==> run K <==
==> flow/design.v <==
module mult_unsigned #(
		parameter WIDTHA = 16,
		parameter WIDTHB = 24,
		parameter PIPELINE_DEPTH = 4
)
(
	input clk,rst,
	input [WIDTHA -1 :0] A,
	input [WIDTHB -1 :0] B,
	output [WIDTHA + WIDTHB - 1:0] result
);
reg [WIDTHA -1 :0] rA;
reg [WIDTHB -1 :0] rB;
reg [WIDTHA + WIDTHB - 1:0] M [PIPELINE_DEPTH-1:0];
integer i;
always @(posedge clk or posedge rst)
begin
	if (rst) begin
		rA <= 0;
		rB <= 0;
		for (i=0; i<PIPELINE_DEPTH; i=i+1)
		  M[i] <=0;
		end
	else
	begin
		rA <= A;
		rB <= B;
		M[0] <= rA * rB;
		for (i=0; i<PIPELINE_DEPTH-1; i=i+1)
			M[i+1] <= M[i];
	end
end
assign result = M[PIPELINE_DEPTH-1];
endmodule
==> flow/run.sh <==
#!/bin/bash
# the make line also repeats each setting of config.mk as NAME=value (left out here)
make -C /OpenROAD-flow-scripts/flow DESIGN_CONFIG=/design/flow/config.mk WORK_HOME=/design/flow/orfs CLKGATE_MAP_FILE= finish
==> flow/config.mk <==
export PLATFORM = sky130hd
export DESIGN_NAME = mult_unsigned
export DESIGN_NICKNAME = mult_unsigned
export VERILOG_FILES = /design/flow/design.v
export SDC_FILE = /design/flow/constraint.sdc
export NUM_CORES = 4
export LEC_CHECK = 0
export ABC_AREA = 0
export CAP_MARGIN = 20
export CELL_PAD_IN_SITES_GLOBAL_PLACEMENT = 3
export CORE_ASPECT_RATIO = 0.58
export CORE_MARGIN = 5
export CORE_UTILIZATION = 70
export CTS_CLUSTER_DIAMETER = 96
export CTS_CLUSTER_SIZE = 66
export GPL_TIMING_DRIVEN = 0
export HOLD_SLACK_MARGIN = 0.15
export MAX_ROUTING_LAYER = met4
export MIN_ROUTING_LAYER = met1
export PLACE_DENSITY_LB_ADDON = 0.15
export SETUP_SLACK_MARGIN = 0.09
export SLEW_MARGIN = 5
export TNS_END_PERCENT = 80
==> flow/constraint.sdc <==
create_clock -name core_clock -period 5.15 [get_ports {clk}]
set_input_delay 1.0300 -clock core_clock [delete_from_list [all_inputs] [get_ports {clk}]]
set_output_delay 1.0300 -clock core_clock [all_outputs]
set_load 0.01 [all_outputs]
==> run H: changes against run K <==
ABC_AREA = not set   (was 0)
CAP_MARGIN = 35   (was 20)
CELL_PAD_IN_SITES_GLOBAL_PLACEMENT = not set   (was 3)
CORE_ASPECT_RATIO = not set   (was 0.58)
CORE_MARGIN = 2   (was 5)
CORE_UTILIZATION = 40   (was 70)
CTS_CLUSTER_DIAMETER = not set   (was 96)
CTS_CLUSTER_SIZE = not set   (was 66)
GPL_TIMING_DRIVEN = not set   (was 0)
HOLD_SLACK_MARGIN = 0.11   (was 0.15)
MAX_ROUTING_LAYER = not set   (was met4)
MIN_ROUTING_LAYER = not set   (was met1)
PLACE_DENSITY_LB_ADDON = not set   (was 0.15)
SETUP_SLACK_MARGIN = not set   (was 0.09)
SLEW_MARGIN = 20   (was 5)
TNS_END_PERCENT = not set   (was 80)
==> flow/constraint.sdc (replaced) <==
create_clock -name core_clock -period 8.0 [get_ports {clk}]
set_input_delay 1.6000 -clock core_clock [delete_from_list [all_inputs] [get_ports {clk}]]
set_output_delay 1.6000 -clock core_clock [all_outputs]
set_load 0.01 [all_outputs]
==> comparison <==
Run K never finished: it broke off in 3_1_place_gp_skip_io. Run H passed the timing, design-rule and antenna checks.
Synthesized cell count is the same in run H and run K.
In synthesized area, run H and run K do not differ.
Of run H and run K, run H has the higher die size (gap about 60%, measured against run K).
==> figures <==
| metric | run H | run K |
|---|---|---|
| Outcome | finished clean | did not finish |
| Last stage reached | - | 3_1_place_gp_skip_io |
| Post-synth EDFFs | 0 | 0 |
| Overall chip area | 45,600 um^2 | 28,500 um^2 |
| Die outline width | 213 um | 218 um |
| Summed standard-cell area reported by yosys | 17,500 um^2 | 17,500 um^2 |
| Area of the core | 43,200 um^2 | 24,800 um^2 |
| Die height | 213 um | 131 um |
| Number of distinct library cell variants in the gate-level netlist after synthesis | 55 | 55 |
| Standard-cell row count | 76 | 44 |
| Floorplan-stage core utilization | 40.7% | 70.7% |

==> inputs of trial 60 <==
Starts from the design.v that is shown in full above.
==> flow/config.mk <==
export PLATFORM = sky130hd
export DESIGN_NAME = mult_unsigned
export DESIGN_NICKNAME = mult_unsigned
export VERILOG_FILES = /design/flow/design.v
export SDC_FILE = /design/flow/constraint.sdc
export NUM_CORES = 4
export LEC_CHECK = 0
export ABC_AREA = 1
export CAP_MARGIN = 20
export CORE_MARGIN = 2
export CORE_UTILIZATION = 72
export CTS_CLUSTER_SIZE = 74
export PLACE_DENSITY = 0.36
export SLEW_MARGIN = 20
==> flow/constraint.sdc <==
create_clock -name core_clock -period 5.44 [get_ports {clk}]
set_input_delay 1.0880 -clock core_clock [delete_from_list [all_inputs] [get_ports {clk}]]
set_output_delay 1.0880 -clock core_clock [all_outputs]
set_load 0.01 [all_outputs]
run.sh (not shown) runs the stock make flow with config.mk's settings and CLKGATE_MAP_FILE=.
==> trial 92: changes against trial 60 <==
Settings changed: CORE_ASPECT_RATIO set to 1.47, CTS_CLUSTER_DIAMETER set to 400, CTS_CLUSTER_SIZE 74 to 100, PLACE_DENSITY 0.36 to 0.4.
==> flow/constraint.sdc (replaced) <==
create_clock -name core_clock -period 4.42 [get_ports {clk}]
set_input_delay 0.8840 -clock core_clock [delete_from_list [all_inputs] [get_ports {clk}]]
set_output_delay 0.8840 -clock core_clock [all_outputs]
set_load 0.01 [all_outputs]
==> run summary <==
Implementation progress

met2 track demand over resource after global routing is between 90% and 100%. Per the run summary, the flow got no further than global routing (5_1_grt). In this run the core area contains a little over 70 standard-cell rows.

The residual overflow from global routing stands at about 80. Detailed placement reports a standard cell area of approximately 21,000 um2. The count of placed standard cells including taps stands at roughly 2,600. The worst setup slack after placement stands at -1050 ps. The run stopped with a tool error.

The floorplan die area stands at between 20,000 and 30,000 um2. For this run, the total global-route usage over all layers was measured as between 70% and 80%. The chip height stands at 198 um. Per the gpl log, the routability congestion estimate is ~0.96. The tool reported: "[ERROR GRT-0232] Routing congestion too high. Check the congestion heatmap in the GUI". The area inside the core boundary stands at approximately 25,000 um2. According to the floorplan report, the die width is approximately 140 um.

The core utilization before placement stands at just over 70%.
(the above is from trial 92)
==> run summary <==
Results of the flow run.

The global-route track usage on met2 stands at 64.4%. The final worst-path setup slack stands at -250 ps. The floorplan die width stands at between 150 and 200 um.

The flow ran to the end, but the layout failed its checks. Before placement the cells fill between 70% and 80% of the core. According to the floorplan report, the placeable core area is between 20,000 and 30,000 um2.

According to the floorplan report, the die height is about 160 um. The final weighted congestion in routability-driven placement stands at slightly above 0.9. The final timing report counts setup violations totalling 22. A clean result was blocked by negative setup slack.

The count of standard-cell rows stands at 58. The residual overflow from global routing stands at 0. The count of placed standard cells including taps stands at 2,532. Global routing used between 30% and 40% of the available tracks. On the critical path the largest part of the delay comes from adder cells. The worst setup slack after placement stands at -164 ps.

The instance area at placement stands at roughly 20,000 um2.
(the above is from trial 60)

==> v32 <==
Starts from the design.v that is shown in full above.
==> flow/config.mk <==
export PLATFORM = sky130hd
export DESIGN_NAME = mult_unsigned
export DESIGN_NICKNAME = mult_unsigned
export VERILOG_FILES = /design/flow/design.v
export SDC_FILE = /design/flow/constraint.sdc
export NUM_CORES = 4
export LEC_CHECK = 0
export ABC_AREA = 1
export CAP_MARGIN = 20
export CORE_MARGIN = 2
export CORE_UTILIZATION = 72
export CTS_CLUSTER_DIAMETER = 400
export CTS_CLUSTER_SIZE = 12
export PLACE_DENSITY_LB_ADDON = 0.03
export SETUP_SLACK_MARGIN = 0.72
export SLEW_MARGIN = 20
==> flow/constraint.sdc <==
create_clock -name core_clock -period 4.42 [get_ports {clk}]
set_input_delay 0.8840 -clock core_clock [delete_from_list [all_inputs] [get_ports {clk}]]
set_output_delay 0.8840 -clock core_clock [all_outputs]
set_load 0.01 [all_outputs]
==> v11: changes against v32 <==
==> flow/config.mk (replaced) <==
export PLATFORM = sky130hd
export DESIGN_NAME = mult_unsigned
export DESIGN_NICKNAME = mult_unsigned
export VERILOG_FILES = /design/flow/design.v
export SDC_FILE = /design/flow/constraint.sdc
export NUM_CORES = 4
export LEC_CHECK = 0
export CAP_MARGIN = 20
export CORE_MARGIN = 2
export CORE_UTILIZATION = 65
export SLEW_MARGIN = 20
==> flow/constraint.sdc (replaced) <==
create_clock -name core_clock -period 5.44 [get_ports {clk}]
set_input_delay 1.0880 -clock core_clock [delete_from_list [all_inputs] [get_ports {clk}]]
set_output_delay 1.0880 -clock core_clock [all_outputs]
set_load 0.01 [all_outputs]
==> results <==
v32 aborted during global routing (5_1_grt). v11 finished but failed the layout checks on negative setup slack. Against v11, the synthesized area of v32 is larger by 5.1%. In v32 the die size is smaller than in v11, by 5.0%. Against v32, the synthesized cell count of v11 is lower by 21%.

==> 09-05: inputs <==
// mult_unsigned: RTL as listed in full above, without the edits since
clock: 5.65 ns
lec_check: 0
cap_margin: 20
cell_pad_in_sites_global_placement: 0
core_margin: 2
core_utilization: 56
cts_cluster_size: 96
hold_slack_margin: 0.21
min_routing_layer: met1
slew_margin: 10
tns_end_percent: 50
==> 07-21 (differences from 09-05) <==
==> flow/config.mk (replaced) <==
export PLATFORM = sky130hd
export DESIGN_NAME = mult_unsigned
export DESIGN_NICKNAME = mult_unsigned
export VERILOG_FILES = /design/flow/design.v
export SDC_FILE = /design/flow/constraint.sdc
export NUM_CORES = 4
export LEC_CHECK = 0
export CAP_MARGIN = 20
export CORE_MARGIN = 2
export CORE_UTILIZATION = 40
export SLEW_MARGIN = 20
==> flow/constraint.sdc (replaced) <==
create_clock -name core_clock -period 6.61 [get_ports {clk}]
set_input_delay 1.3220 -clock core_clock [delete_from_list [all_inputs] [get_ports {clk}]]
set_output_delay 1.3220 -clock core_clock [all_outputs]
set_load 0.01 [all_outputs]
==> 03-16 (differences from 09-05) <==
==> flow/config.mk (replaced) <==
export PLATFORM = sky130hd
export DESIGN_NAME = mult_unsigned
export DESIGN_NICKNAME = mult_unsigned
export VERILOG_FILES = /design/flow/design.v
export SDC_FILE = /design/flow/constraint.sdc
export NUM_CORES = 4
export LEC_CHECK = 0
export ABC_AREA = 1
export CAP_MARGIN = 20
export CORE_MARGIN = 2
export CORE_UTILIZATION = 72
export MAX_ROUTING_LAYER = met4
export SETUP_SLACK_MARGIN = 1.24
export SLEW_MARGIN = 20
==> flow/constraint.sdc (replaced) <==
create_clock -name core_clock -period 4.33 [get_ports {clk}]
set_input_delay 0.8660 -clock core_clock [delete_from_list [all_inputs] [get_ports {clk}]]
set_output_delay 0.8660 -clock core_clock [all_outputs]
set_load 0.01 [all_outputs]
==> results <==
	07-21	09-05	03-16
Per-instance average area after synthesis	10.6 um2	10.6 um2	8.84 um2
Diodes inserted	0	0	-
Hold Path Stages	0	0	-
Multi-input gate share of total cell area	55.6%	53.0%	-
Number of buffers and inverters on the critical path	3	8	-
Placeable Area	43200 um2	30700 um2	25200 um2
Type of element capturing the critical path	flop	flop	-
Final RePlAce weighted congestion	0.871	0.911	0.934
Final instance count without filler cells	2317	2303	-
Critical R2R Launch	rB[18]	rA[6]	-
Outcome	complete, no violations	complete, but fails checks	did not finish
Last stage reached	-	-	global routing
Layout check failures	-	setup timing	-
Metal3 WL	1250 um	1480 um	-
Relative slew slack	38.6%	33.6%	-
Floorplan net count	2115	2115	2547

==> job 7942 <==
RTL: the design.v shown in full above, as it stands there.
make LEC_CHECK=0 ABC_AREA=1 CAP_MARGIN=20 CORE_MARGIN=2 CORE_UTILIZATION=72 PLACE_DENSITY=0.78 SLEW_MARGIN=20 finish   # period 5.44 ns
==> job 3818 (differences from job 7942) <==
Settings changed: CTS_CLUSTER_SIZE set to 39, PLACE_DENSITY 0.78 to not set, PLACE_DENSITY_LB_ADDON set to 0.28.
==> flow/constraint.sdc (replaced) <==
create_clock -name core_clock -period 4.85 [get_ports {clk}]
set_input_delay 0.9700 -clock core_clock [delete_from_list [all_inputs] [get_ports {clk}]]
set_output_delay 0.9700 -clock core_clock [all_outputs]
set_load 0.01 [all_outputs]
==> job 1506 (differences from job 7942) <==
Settings changed: ABC_AREA 1 to not set, CORE_UTILIZATION 72 to 40, PLACE_DENSITY 0.78 to not set.
==> flow/constraint.sdc (replaced) <==
create_clock -name core_clock -period 8.0 [get_ports {clk}]
set_input_delay 1.6000 -clock core_clock [delete_from_list [all_inputs] [get_ports {clk}]]
set_output_delay 1.6000 -clock core_clock [all_outputs]
set_load 0.01 [all_outputs]
==> job 5889 (differences from job 7942) <==
Settings changed: CORE_UTILIZATION 72 to 65, CTS_CLUSTER_DIAMETER set to 400, PLACE_DENSITY 0.78 to not set.
==> flow/constraint.sdc (replaced) <==
create_clock -name core_clock -period 4.42 [get_ports {clk}]
set_input_delay 0.8840 -clock core_clock [delete_from_list [all_inputs] [get_ports {clk}]]
set_output_delay 0.8840 -clock core_clock [all_outputs]
set_load 0.01 [all_outputs]
==> flow_summary.json <==
{
  "route.met2.wl_mm": 25.95,
  "violations": "negative setup slack",
  "worstReg2RegStart": "rB[4]",
  "reg2reg_depth": 22,
  "status": "complete, but fails checks",
  "relSlewSlack": 0.5737,
  "setup_violations": 23,
  "setup_ws_ns": -0.1904,
  "cp_max_fo": 7
}
Source of the figures above: job 7942

==> flow_summary.json <==
{
  "initCoreUtil": 0.7323,
  "fp_nets": 2547,
  "ys_sh_xor": 0.01045,
  "top_cells_by_area": "fa_1 (33%), dfrtp_1 (27%), inv_1 (13%), nand2_1 (12%), ha_1 (7.6%)",
  "haltStage": "global routing (5_1_grt)",
  "stop_error": "[ERROR GRT-0232] Routing congestion too high. Check the congestion heatmap in the GUI.",
  "status": "stopped before the end",
  "cts_root_buffer": "clkbuf_16",
  "cts-htree-levels": 4
}
Source of the figures above: job 3818

==> flow_summary.json <==
{
  "status": "complete, but fails checks",
  "violations": "negative setup slack",
  "relSlewSlack": 0.6168,
  "route.met2.wl_mm": 25.36,
  "cp_max_fo": 5,
  "setup_ws_ns": -0.9868,
  "setup_violations": 32
}
Source of the figures above: job 5889

==> flow_summary.json <==
{
  "status": "finished clean",
  "worstReg2RegStart": "rA[1]",
  "setup_violations": 0,
  "cp_max_fo": 24,
  "reg2reg_depth": 18,
  "relSlewSlack": 0.3904
}
Source of the figures above: job 1506


==> v19: inputs <==
// mult_unsigned: RTL as listed in full above, without the edits since
Settings: LEC_CHECK=0, ABC_AREA=1, CAP_MARGIN=20, CORE_MARGIN=2, CORE_UTILIZATION=72, CTS_CLUSTER_DIAMETER=400, CTS_CLUSTER_SIZE=100, SLEW_MARGIN=20; clock period 4.42 ns.
==> inputs of v33, as changes to v19 <==
CTS_CLUSTER_DIAMETER = unset   (was 400)
CTS_CLUSTER_SIZE = unset   (was 100)
PLACE_DENSITY_LB_ADDON = 0.28   (was unset)
==> flow/constraint.sdc (replaced) <==
create_clock -name core_clock -period 5.33 [get_ports {clk}]
set_input_delay 1.0660 -clock core_clock [delete_from_list [all_inputs] [get_ports {clk}]]
set_output_delay 1.0660 -clock core_clock [all_outputs]
set_load 0.01 [all_outputs]
==> inputs of v34, as changes to v19 <==
ABC_AREA = unset   (was 1)
CAP_MARGIN = 35   (was 20)
CORE_UTILIZATION = 58   (was 72)
CTS_CLUSTER_DIAMETER = unset   (was 400)
CTS_CLUSTER_SIZE = 93   (was 100)
HOLD_SLACK_MARGIN = 0.11   (was unset)
TNS_END_PERCENT = 35   (was unset)
==> flow/constraint.sdc (replaced) <==
create_clock -name core_clock -period 7.07 [get_ports {clk}]
set_input_delay 1.4140 -clock core_clock [delete_from_list [all_inputs] [get_ports {clk}]]
set_output_delay 1.4140 -clock core_clock [all_outputs]
set_load 0.01 [all_outputs]
==> metrics.txt <==
# HELP chip_impl_metric Metrics from one implementation run
# TYPE chip_impl_metric gauge
chip_impl_info{name="flow.stopped_at",value="global routing (5_1_grt)"} 1
chip_impl_info{name="outcome",value="aborted with a tool error"} 1
chip_impl_metric{name="initial_utilization",unit="%"} 73.2
chip_impl_metric{name="dp.final_hpwl",unit="um"} 37300
(the above is from v19)
==> metrics.txt <==
# HELP chip_impl_metric Flow report values
# TYPE chip_impl_metric gauge
chip_impl_metric{name="final_critical_path_setup_slack",unit="ns"} -0.372
chip_impl_metric{name="initial_utilization",unit="%"} 73.2
chip_impl_info{name="check-failures",value="negative setup slack"} 1
chip_impl_metric{name="finalSetupViolations",unit=""} 27
chip_impl_info{name="outcome",value="complete, but fails checks"} 1
chip_impl_metric{name="dp.final_hpwl",unit="um"} 35000
(the above is from v33)
==> metrics.txt <==
# HELP chip_impl_metric Flow report values
# TYPE chip_impl_metric gauge
chip_impl_info{name="outcome",value="complete, no violations"} 1
chip_impl_metric{name="flip_flops_with_a_built_in_enable",unit=""} 0
chip_impl_metric{name="dp.final_hpwl",unit="um"} 28900
chip_impl_metric{name="finalWirelength",unit="um"} 36900
chip_impl_metric{name="initial_utilization",unit="%"} 59.1
chip_impl_metric{name="grt_max_degree",unit=""} 93
chip_impl_metric{name="achievable-frequency",unit="MHz"} 153
(the above is from v34)
